## pwm_hw
module pwm_hw(
input clk,      			 
input reset,  			     
input red,                   
input green,                 
input blue,                  
output [19:0] Red_High_HW,   
output [19:0] Red_Low_HW,    
output [19:0] Green_High_HW, 
output [19:0] Green_Low_HW,  
output [19:0] Blue_High_HW,  
output [19:0] Blue_Low_HW    
             );
For scale: roughly 910 cells after synthesis, about 180 flip-flops, ~130 I/O pins.
clock: 1.01 ns
lec_check: 0
abc_area: 1
cap_margin: 20
core_aspect_ratio: 0.5
core_margin: 2
core_utilization: 64
cts_cluster_diameter: 222
cts_cluster_size: 100
place_density: 0.6
slew_margin: 20
tns_end_percent: 10
run.sh (not shown) runs the stock make flow with config.mk's settings and CLKGATE_MAP_FILE=.
The baseline stopped in clock tree synthesis, error DPL-0033.
Change:
Settings changed: ABC_AREA 1 to not set, CORE_ASPECT_RATIO 0.5 to not set, CORE_UTILIZATION 64 to 67, CTS_CLUSTER_DIAMETER 222 to not set, CTS_CLUSTER_SIZE 100 to 23, TNS_END_PERCENT 10 to not set.
Clock period 1.01 ns to 1.53 ns, I/O delays scaled along.
Now the flow finished but fails on setup timing.
Die size fell by 2.6%.
Area after synthesis increases by 2.3%.
Synthesized cell count decreases by 23%.
Change:
Settings changed: CTS_CLUSTER_DIAMETER set to 268, CTS_CLUSTER_SIZE 23 to 95, PLACE_DENSITY 0.6 to 0.4.
Clock period 1.53 ns to 1.37 ns, I/O delays scaled along.
The changed run did not get past global routing.
Die size stays the same.
Synthesized cell count is unchanged.
Area after synthesis does not change.
Change:
Settings changed: CORE_UTILIZATION 67 to 64, CTS_CLUSTER_DIAMETER 268 to not set, CTS_CLUSTER_SIZE 95 to not set, PLACE_DENSITY 0.4 to 0.6.
Clock period 1.37 ns to 1.55 ns, I/O delays scaled along.
Result:
- With this change the flow completed and failed the layout checks on setup timing
- die size rises by a few percent
- area after synthesis stays the same
- synthesized cell count is unchanged

---

pwm_hw again, from the RTL that the note above started with.
clock: 2.0 ns
lec_check: 0
cap_margin: 20
core_aspect_ratio: 0.5
core_margin: 2
core_utilization: 61
cts_cluster_diameter: 395
cts_cluster_size: 100
place_density: 0.86
setup_slack_margin: 0.2
slew_margin: 20
tns_end_percent: 5
Edit:
Settings changed: CELL_PAD_IN_SITES_GLOBAL_PLACEMENT set to 1, CORE_ASPECT_RATIO 0.5 to not set, CORE_UTILIZATION 61 to 52, CTS_CLUSTER_DIAMETER 395 to 340, HOLD_SLACK_MARGIN set to -0.05, PLACE_DENSITY 0.86 to not set, SETUP_SLACK_MARGIN 0.2 to 0.46, TNS_END_PERCENT 5 to 20.
What happened:
- combinational power went down slightly
- clock power is lower by a few percent
- worst setup slack is better by 100 ps
- final cell count climbs by a few percent
- routed wire length barely changes
- worst hold slack improves by 98 ps
- non-clock buffer count is higher by 12
- fmax rises by a few percent
- via count shrinks slightly
- final area rose by a few percent
- core utilization drops by 10 points
Edit:
Settings changed: CAP_MARGIN 20 to 5, CELL_PAD_IN_SITES_GLOBAL_PLACEMENT 1 to not set, CORE_ASPECT_RATIO set to 0.51, CORE_MARGIN 2 to 9, CORE_UTILIZATION 52 to 38, CTS_CLUSTER_DIAMETER 340 to not set, CTS_CLUSTER_SIZE 100 to 22, GPL_TIMING_DRIVEN set to 0, HOLD_SLACK_MARGIN -0.05 to -0.06, MAX_ROUTING_LAYER set to met4, PLACE_DENSITY_LB_ADDON set to 0.0, SETUP_SLACK_MARGIN 0.46 to 0.07, TNS_END_PERCENT 20 to 75.
Sequential share of layout area climbs by 0.36 points.
Register-to-register slack is worse by 270 ps.
Power stays flat.
Edit:
Settings changed: CAP_MARGIN 5 to 20, CORE_ASPECT_RATIO 0.51 to not set, CORE_MARGIN 9 to 2, CORE_UTILIZATION 38 to 52, CTS_CLUSTER_DIAMETER set to 340, CTS_CLUSTER_SIZE 22 to 100, GPL_TIMING_DRIVEN 0 to not set, HOLD_SLACK_MARGIN -0.06 to -0.05, MAX_ROUTING_LAYER met4 to not set, PLACE_DENSITY_LB_ADDON 0.0 to not set, SETUP_SLACK_MARGIN 0.07 to not set, TNS_END_PERCENT 75 to not set.
Result: Die area shrinks by well over a third. Power came out higher by a few percent. Global-route usage is higher by 6.7 points.
Edit:
Settings changed: CAP_MARGIN 20 to 5, CORE_ASPECT_RATIO set to 0.51, CORE_MARGIN 2 to 9, CORE_UTILIZATION 52 to 38, CTS_CLUSTER_DIAMETER 340 to not set, CTS_CLUSTER_SIZE 100 to 22, GPL_ROUTABILITY_DRIVEN set to 0, GPL_TIMING_DRIVEN set to 0, HOLD_SLACK_MARGIN -0.05 to -0.06, MAX_ROUTING_LAYER set to met4, MIN_ROUTING_LAYER set to met2, PLACE_DENSITY_LB_ADDON set to 0.0, SETUP_SLACK_MARGIN set to 0.07, TNS_END_PERCENT set to 75.
After rerunning:
- Now the flow ran to the end with violations: design-rule violations
- worst setup slack is worse by 140 ps
- wire length went up by about 18%
- global-route usage went up by 2.7 points
- critical path depth went up by 3
- design area went down by 0.59%

---

The RTL this note starts from:
==> flow/design.v <==
module pwm_hw(
input clk,      			 
input reset,  			     
input red,                   
input green,                 
input blue,                  
output [19:0] Red_High_HW,   
output [19:0] Red_Low_HW,    
output [19:0] Green_High_HW, 
output [19:0] Green_Low_HW,  
output [19:0] Blue_High_HW,  
output [19:0] Blue_Low_HW    
             );
HW_PWM Red(.clk(clk),.reset(reset),.Colour_input(red),.High_Count(Red_High_HW),.Low_Count(Red_Low_HW));           
HW_PWM Green(.clk(clk),.reset(reset),.Colour_input(green),.High_Count(Green_High_HW), .Low_Count(Green_Low_HW));  
HW_PWM Blue(.clk(clk),.reset(reset),.Colour_input(blue),.High_Count(Blue_High_HW), .Low_Count(Blue_Low_HW));      
endmodule
module HW_PWM(
input clk,                     
input reset,                   
input Colour_input,            
output reg [19:0] High_Count,  
output reg [19:0] Low_Count    
            );
reg PrevPwm;                   
reg [19:0]Count;               
always@(posedge clk)
begin
if (!reset)                    
    begin
	Count<=20'b0;
	High_Count<=20'b0;
	Low_Count<=20'b0;          
	PrevPwm<=1'b0;
	end
else if(Colour_input==1)       
   begin
	if(PrevPwm!=Colour_input)  
		begin
 		Low_Count<=Count;      
		PrevPwm<=1'b1;         
		Count<=20'b0;          
		end
	else
		begin                  
		Count<=Count+1'b1;     
		end
  end
else if(Colour_input==0)       
	begin
	if(PrevPwm!=Colour_input)  
		begin
		High_Count<=Count;     
		PrevPwm<=Colour_input; 
		Count<=20'b0;          
		end
else
     begin                     
     Count<=Count+1'b1;        
     end     
end
end			
endmodule			
Settings: LEC_CHECK=0, ABC_AREA=0, CAP_MARGIN=20, CORE_MARGIN=2, CORE_UTILIZATION=72, CTS_CLUSTER_SIZE=24, GPL_ROUTABILITY_DRIVEN=0, MAX_ROUTING_LAYER=met4, PLACE_DENSITY=0.6, SLEW_MARGIN=25, TNS_END_PERCENT=85; clock period 1.69 ns.
The baseline died in 4_1_cts with DPL-0033.
Edit:
- ABC_AREA: 0 -> default
- CORE_UTILIZATION: 72 -> 64
- CTS_CLUSTER_SIZE: 24 -> 31
- GPL_ROUTABILITY_DRIVEN: 0 -> default
- MAX_ROUTING_LAYER: met4 -> default
- SLEW_MARGIN: 25 -> 20
- TNS_END_PERCENT: 85 -> default
- clock period: 1.69 -> 1.55 ns (I/O delays scaled with it)
What happened:
- Now the flow completed, yet does not pass: negative setup slack
- synthesized cell count stays the same
- die area rises by roughly a tenth
- synthesized area stays the same
Edit:
- CORE_UTILIZATION: 64 -> 72
- CTS_CLUSTER_SIZE: 31 -> 21
- HOLD_SLACK_MARGIN: default -> -0.09
=> This time the run never finished: it broke off in 4_1_cts on DPL-0038; area after synthesis is unchanged; die area drops by roughly a tenth; synthesized cell count stays the same.
Edit:
- CORE_UTILIZATION: 72 -> 40
- CTS_CLUSTER_SIZE: 21 -> 34
- HOLD_SLACK_MARGIN: -0.09 -> default
- MAX_ROUTING_LAYER: default -> met4
- clock period: 1.55 -> 2.41 ns (I/O delays scaled with it)
Result: With this change the flow ran to the end with no violations. Synthesized cell count is unchanged. Synthesized area is unchanged. Die size rose by 76%.

---

run A:
Starts from the design.v that is shown in full above.
clock: 1.32 ns
lec_check: 0
cap_margin: 20
core_margin: 2
core_utilization: 72
cts_cluster_diameter: 94
place_density_lb_addon: 0.06
setup_slack_margin: 0.38
slew_margin: 20
tns_end_percent: 5
Run A: it failed during detailed placement (3_5_place_dp), and the tool reported DPL-0033.
#### Input delta (run B over run A)
Settings: clearing CTS_CLUSTER_DIAMETER, which used to be 94; clearing PLACE_DENSITY_LB_ADDON, which used to be 0.06; putting PLACE_DENSITY at 0.6 where nothing was set; clearing TNS_END_PERCENT, which used to be 5; swapping 0.38 for 0.45 in SETUP_SLACK_MARGIN; swapping 1.32 for 1.55 in the clock period (ns, I/O delays scaled along).
### Flow results
- The flow ended early for run B: it failed with a tool error in clock tree synthesis (4_1_cts).
- Diff run B..run A | cell count after synthesis | unchanged
- Re xor/xnor cell area share of the yosys netlist: no difference whatsoever between run B and run A.
- Comparing run B against run A, there is no change at all in die area.
- Diff run A..run B | aoi/oai-family share of the synthesized area | unchanged
- Reported for run A and run B, mux share of post-synthesis cell area turned out identical to the last digit.
- Last weighted congestion value of the routability-driven placer shrinks by a few percent when moving from run A to run B.
- | chip height | run A vs run B | ≈ equal |
- Re count of input and output buffers: no difference whatsoever between run B and run A.
- Run A -> run B: area after synthesis delta 0, exact match
--- input diff run B..run C ---
Settings: SETUP_SLACK_MARGIN: 0.45 -> unset; CORE_UTILIZATION: 72 -> 33; the clock period (ns, I/O delays scaled along): 1.55 -> 1.79.
==> results <==
Of run B and run C, only run B fails to finish with a clean layout. Run C vs. run B: core area +0.012 mm2; core utilization before placement went down; number of rows in the core area moved up; average cell area after synthesis was more or less identical. Re synthesized cell count: no difference whatsoever between run B and run C. Total cell area reported by yosys after synthesis: run C vs run B — no meaningful difference. Comparing the two runs side by side, run C comes out ahead of run B on worst setup timing slack at the placement stage. Re horizontal extent of the die: run C is 46% up on run B. Run B → run C: HPWL reported at the end of detailed placement decreased about 30%, die area increased 0.012 mm2.
For run D, these inputs were changed with respect to run C:
Settings: an added CTS_CLUSTER_SIZE of 40; a change of CORE_UTILIZATION from 33 to 58; a deleted PLACE_DENSITY that had been 0.6; a change of the clock period (ns, I/O delays scaled along) from 1.79 to 0.992.
--- outcome ---
Run D | ERROR | clock tree synthesis (4_1_cts). Looking at post-detailed-placement cell area, run D sits 13% higher than run C does. Compared to run C, run D was floorplanned on a smaller die. Summary of run D over run C: pre-placement core utilization climbed 26 points, height of the chip -24%. Going from run C to run D, worst setup timing slack at the placement stage went down; placer's final routability congestion estimate went up.
Changes in run E relative to run D:
Settings: removing CTS_CLUSTER_SIZE (formerly 40); setting PLACE_DENSITY to 0.6 for the first time; changing CORE_UTILIZATION from 58 to 40; changing the clock period (ns, I/O delays scaled along) from 0.992 to 1.79.
==> results <==
Both conditions hold for run E: the flow ran to the end and the final layout passed the timing, DRC and antenna checks.
| pre-placement core utilization | run E vs run D | 19 points lower |
Run D → run E: die area has increased; placement row count has increased; yosys synthesis chip area has remained practically unchanged; area fraction in full adders, half adders and majority gates has remained practically unchanged; final estimated routing congestion in global placement has decreased.
Number of cells after detailed placement on run E is down relative to run D.
On placement-stage worst setup slack: run E sits above run D.
[run E] width of the die rose about 20% relative to run D
Diff run D -> run E | placed wire-length estimate | decrease of about 9%
diff inputs: run E => run F
Settings: CORE_UTILIZATION: 40 -> 70; CTS_CLUSTER_DIAMETER: unset -> 243; ABC_AREA: unset -> 1; CTS_CLUSTER_SIZE: unset -> 22; the clock period (ns, I/O delays scaled along): 1.79 -> 0.94.
Findings:
- Looking at simple-gate share of the synthesized area, run F sits 1.5 points lower than run E does.
- Run F reports a lower proportion of synthesized area in mux cells than run E does.
- Summary of run F over run E: post-synthesis instance total moved up; die boundary width moved down.
- In run F, starting density of the core is higher than in run E.
- Synthesized chip area reported by yosys for run F: about 2.2% down relative to run E
- Diff run E -> run F: yosys stat cell total higher, count of boundary I/O pins roughly the same, total die size lower.
- Run F did not run to completion, as it errored out during detailed placement (3_5_place_dp).
- Run F vs run E — number of distinct library cell variants in the gate-level netlist after synthesis dropped about 33%.

---

// pwm_hw: RTL as listed in full above, without the edits since
Settings: LEC_CHECK=0, ABC_AREA=1, CAP_MARGIN=20, CORE_MARGIN=2, CORE_UTILIZATION=72, CTS_CLUSTER_DIAMETER=268, CTS_CLUSTER_SIZE=95, PLACE_DENSITY=0.4, SETUP_SLACK_MARGIN=-0.12, SLEW_MARGIN=20; clock period 1.37 ns.
The baseline never finished: it broke off in global routing (5_1_grt).
Change:
--- a/flow/config.mk
+++ b/flow/config.mk
@@ -8 +7,0 @@
-export ABC_AREA = 1
@@ -11,5 +10,2 @@
-export CORE_UTILIZATION = 72
-export CTS_CLUSTER_DIAMETER = 268
-export CTS_CLUSTER_SIZE = 95
-export PLACE_DENSITY = 0.4
-export SETUP_SLACK_MARGIN = -0.12
+export CORE_UTILIZATION = 40
+export PLACE_DENSITY = 0.6
==> flow/constraint.sdc (replaced) <==
create_clock -name core_clock -period 2.0 [get_ports {clk}]
set_input_delay 0.4000 -clock core_clock [delete_from_list [all_inputs] [get_ports {clk}]]
set_output_delay 0.4000 -clock core_clock [all_outputs]
set_load 0.01 [all_outputs]
With this change the flow completed with no timing, DRC or antenna violations.
Die area increases by well over a third.
Synthesized cell count decreases by about a fifth.
Area after synthesis increases by a few percent.

---

== v25 ==
Starts from the design.v that is shown in full above.
clock: 1.32 ns
lec_check: 0
cap_margin: 20
core_margin: 2
core_utilization: 72
cts_cluster_diameter: 94
cts_cluster_size: 100
place_density_lb_addon: 0.05
setup_slack_margin: 0.38
slew_margin: 20
v25: aborted in 3_3_place_gp (tool error)
> inputs changed (v25 -> v15)
diff --git a/flow/config.mk b/flow/config.mk
--- a/flow/config.mk
+++ b/flow/config.mk
@@ -9,7 +9,5 @@
 export CORE_MARGIN = 2
 export CORE_UTILIZATION = 72
-export CTS_CLUSTER_DIAMETER = 94
-export CTS_CLUSTER_SIZE = 100
-export PLACE_DENSITY_LB_ADDON = 0.05
-export SETUP_SLACK_MARGIN = 0.38
+export PLACE_DENSITY_LB_ADDON = 0.24
+export SETUP_SLACK_MARGIN = -0.07
 export SLEW_MARGIN = 20
Notes after the runs:
- No final results exist for v15, since it was stopped by error DPL-0038 during 4_1_cts.
- Re simple-gate area share of the yosys netlist: no difference whatsoever between v15 and v25.
- Changes observed in v15 relative to v25: synthesized cell count neither gained nor lost much, flip-flop and latch count after synthesis neither gained nor lost much, starting density of the core neither gained nor lost much.
- Re height of the die: no difference whatsoever between v15 and v25.
diff inputs: v15 => v48
diff --git a/flow/config.mk b/flow/config.mk
--- a/flow/config.mk
+++ b/flow/config.mk
@@ -7,7 +7,10 @@
 export LEC_CHECK = 0
 export CAP_MARGIN = 20
+export CORE_ASPECT_RATIO = 0.5
 export CORE_MARGIN = 2
 export CORE_UTILIZATION = 72
-export PLACE_DENSITY_LB_ADDON = 0.24
-export SETUP_SLACK_MARGIN = -0.07
+export CTS_CLUSTER_DIAMETER = 94
+export PLACE_DENSITY_LB_ADDON = 0.04
+export SETUP_SLACK_MARGIN = 0.38
 export SLEW_MARGIN = 20
+export TNS_END_PERCENT = 10
==> comparison <==
v48 | ERROR | 3_3_place_gp
v48 against v15; die area is up slightly.
Reported for v15 and v48, share of the synthesized netlist area taken by xor and xnor gates turned out identical to the last digit.
v48 ends up with a die height that is 29 um lower than in v15.
Delta (v48 minus v15): count of instantiated cells in the yosys netlist did not really move, x dimension of the die went up.

---

Starts from the design.v that is shown in full above.
export LEC_CHECK = 0
export CAP_MARGIN = 20
export CORE_MARGIN = 2
export CORE_UTILIZATION = 68
export CTS_CLUSTER_DIAMETER = 25
export CTS_CLUSTER_SIZE = 33
export SETUP_SLACK_MARGIN = 0.46
export SLEW_MARGIN = 20
create_clock -name core_clock -period 1.73 [get_ports {clk}]
The first run died in clock tree synthesis.
Rerun with:
CORE_UTILIZATION = 64   (was 68)
CTS_CLUSTER_DIAMETER = default   (was 25)
CTS_CLUSTER_SIZE = default   (was 33)
PLACE_DENSITY = 0.6   (was default)
SETUP_SLACK_MARGIN = 0.32   (was 0.46)
clock period = 1.04 ns   (was 1.73 ns; I/O delays follow)
What happened: The new run failed in clock tree synthesis; die size rises by 6.0%; synthesized area is unchanged; synthesized cell count is unchanged.
Rerun with:
ABC_AREA = 1   (was default)
SETUP_SLACK_MARGIN = default   (was 0.32)
clock period = 2.43 ns   (was 1.04 ns; I/O delays follow)
This time the run produced a clean layout.
Die size drops by 2.2%.
Synthesized cell count rises by about 30%.
Synthesized area went down by about 2.2%.
Power is estimated from default activity; no workload was simulated.
